// CPUSystem
module CPUSystem(Clock, Reset, T, Mem_Address, Mem_WData, Mem_RData, Mem_Read, Mem_Write);
    input wire Clock;
    input wire Reset;
    output wire [7:0] T;
    output wire [15:0] Mem_Address;
    output wire [7:0] Mem_WData;
    input wire [7:0] Mem_RData;
    output wire Mem_Read;
    output wire Mem_Write;
    reg [2:0] RF_OutASel, RF_OutBSel, RF_FunSel;
    reg [3:0] RF_RegSel, RF_ScrSel;
    reg [4:0] ALU_FunSel;
    reg ALU_WF;
    reg [1:0] ARF_OutCSel, ARF_OutDSel;
    reg [2:0] ARF_FunSel, ARF_RegSel;
    reg IR_LH, IR_Write;
    reg Mem_WR, Mem_CS;
    reg [1:0] MuxASel, MuxBSel;
    reg MuxCSel;
    reg [5:0] D;
    reg [1:0] RSEL;
    reg S;
    reg [2:0] DSTREG, SREG1, SREG2;
    reg [7:0] _T;
    reg [7:0] T_n;
    reg [2:0] q_RF_OutASel, q_RF_OutBSel, q_RF_FunSel;
    reg [3:0] q_RF_RegSel, q_RF_ScrSel;
    reg [4:0] q_ALU_FunSel;
    reg q_ALU_WF;
    reg [1:0] q_ARF_OutCSel, q_ARF_OutDSel;
    reg [2:0] q_ARF_FunSel, q_ARF_RegSel;
    reg q_IR_LH, q_IR_Write;
    reg q_Mem_WR, q_Mem_CS;
    reg [1:0] q_MuxASel, q_MuxBSel;
    reg q_MuxCSel;
    reg [5:0] q_D;
    reg [1:0] q_RSEL;
  ...
For scale: roughly 240 flip-flops, roughly 44 I/O pins, roughly 0.024 mm^2 of cells after synthesis.
clock: 8.81 ns
lec_check: 0
cap_margin: 40
cell_pad_in_sites_detail_placement: 2
cell_pad_in_sites_global_placement: 0
core_margin: 7
core_utilization: 40
cts_cluster_diameter: 280
gpl_routability_driven: 0
gpl_timing_driven: 0
max_routing_layer: met4
setup_slack_margin: -0.64
slew_margin: 0
run.sh (not shown) runs the stock make flow with config.mk's settings and CLKGATE_MAP_FILE=.
The first run failed in global routing.
Rerun with:
Settings changed: CAP_MARGIN 40 to 20, CELL_PAD_IN_SITES_DETAIL_PLACEMENT 2 to default, CELL_PAD_IN_SITES_GLOBAL_PLACEMENT 0 to default, CORE_MARGIN 7 to 2, CORE_UTILIZATION 40 to 72, CTS_CLUSTER_DIAMETER 280 to default, GPL_ROUTABILITY_DRIVEN 0 to default, GPL_TIMING_DRIVEN 0 to default, MAX_ROUTING_LAYER met4 to default, SETUP_SLACK_MARGIN -0.64 to default, SLEW_MARGIN 0 to 20.
Clock period 8.81 ns to 6.17 ns, I/O delays scaled along.
Now the flow ran to the end with violations: setup timing.
Die area decreases by 48%.
Area after synthesis stays the same.
Synthesized cell count is unchanged.
Rerun with:
Settings changed: CTS_CLUSTER_DIAMETER from default to 46, CTS_CLUSTER_SIZE from default to 31, SETUP_SLACK_MARGIN from default to -0.72.
Clock period 6.17 ns to 11.6 ns, I/O delays scaled along.
The new run completed with no timing, DRC or antenna violations.
First-iteration DRC count went down by roughly a tenth.
Worst setup slack improves by 2.5 ns.
Cell area went down by a few percent.
Non-clock buffer count is lower by 120.
Hold slack stays flat.
Rerun with:
Settings changed: CORE_UTILIZATION 72 to 66, CTS_CLUSTER_DIAMETER 46 to default, CTS_CLUSTER_SIZE 31 to default, SETUP_SLACK_MARGIN -0.72 to 2.61.
Clock period 11.6 ns to 9.71 ns, I/O delays scaled along.
Outcome:
- final area goes up by about 4%
- cell count came out higher by 1.9%
- register-to-register slack got worse by 1.8 ns
- clock power grows by about 10%

---

Starting RTL as in the previous note.
==> flow/config.mk <==
export PLATFORM = sky130hd
export DESIGN_NAME = CPUSystem
export DESIGN_NICKNAME = CPUSystem
export VERILOG_FILES = /design/flow/design.v
export SDC_FILE = /design/flow/constraint.sdc
export NUM_CORES = 4
export LEC_CHECK = 0
export ABC_AREA = 1
export CAP_MARGIN = 20
export CORE_MARGIN = 2
export CORE_UTILIZATION = 72
export PLACE_DENSITY_LB_ADDON = 0.19
export SLEW_MARGIN = 20
==> flow/constraint.sdc <==
create_clock -name core_clock -period 5.32 [get_ports {Clock}]
set_input_delay 1.0640 -clock core_clock [delete_from_list [all_inputs] [get_ports {Clock}]]
set_output_delay 1.0640 -clock core_clock [all_outputs]
set_load 0.01 [all_outputs]
The baseline produced a layout that fails on setup timing.
Change:
- ABC_AREA: 1 -> unset
- CORE_UTILIZATION: 72 -> 40
- PLACE_DENSITY_LB_ADDON: 0.19 -> unset
- clock period: 5.32 -> 9.2 ns (I/O delays scaled with it)
Result: The new run finished with timing, DRC and antenna clean. First-iteration DRC count falls by well over a third. Area after synthesis rises slightly. Hold slack gets worse by 9.1 ps. Clock-buffer cell count rises by 6. Power falls by well over a third. Non-clock buffer count falls by 144. Global-route usage falls by 22 points. Cell area falls by a little under a tenth. Sequential power falls by well over a third. Setup slack gets better by 1500 ps.
Change:
- ABC_AREA: unset -> 1
- CORE_UTILIZATION: 40 -> 72
- CTS_CLUSTER_DIAMETER: unset -> 172
- CTS_CLUSTER_SIZE: unset -> 100
- clock period: 9.2 -> 4.31 ns (I/O delays scaled with it)
What happened: With this change the flow failed in 5_1_grt; area after synthesis is lower by about 0.34%; die size drops by about 44%; synthesized cell count increases by 20%.
Change:
- CAP_MARGIN: 20 -> 0
- CTS_CLUSTER_SIZE: 100 -> 10
- SETUP_SLACK_MARGIN: unset -> 0.52
- clock period: 4.31 -> 4.81 ns (I/O delays scaled with it)
The changed run never finished: it broke off in 5_1_grt.
Die size stays the same.
Synthesized area stays the same.
Synthesized cell count is unchanged.
Change:
- ABC_AREA: 1 -> unset
- CAP_MARGIN: 0 -> 20
- CORE_UTILIZATION: 72 -> 40
- CTS_CLUSTER_DIAMETER: 172 -> unset
- CTS_CLUSTER_SIZE: 10 -> unset
- SETUP_SLACK_MARGIN: 0.52 -> unset
- clock period: 4.81 -> 12.0 ns (I/O delays scaled with it)
With this change the flow finished with timing, DRC and antenna clean.
Die area climbs by 79%.
Synthesized cell count goes down by 16%.
Area after synthesis rises by 0.34%.
Change:
- CORE_UTILIZATION: 40 -> 37
- clock period: 12.0 -> 9.2 ns (I/O delays scaled with it)
Power went up by a quarter to a third.
Design area went up slightly.
Clock power went up by well over a third.
Wire length is about the same.
Non-clock buffer count went up by 3.
Global-route usage went down by 1.9 points.
First-iteration DRC count went up by a few percent.
Worst setup slack degrades by 2100 ps.
Die area went up by a little under a tenth.
Via count barely changes.
No activity file was given, so power comes from the tool's default toggle rates.
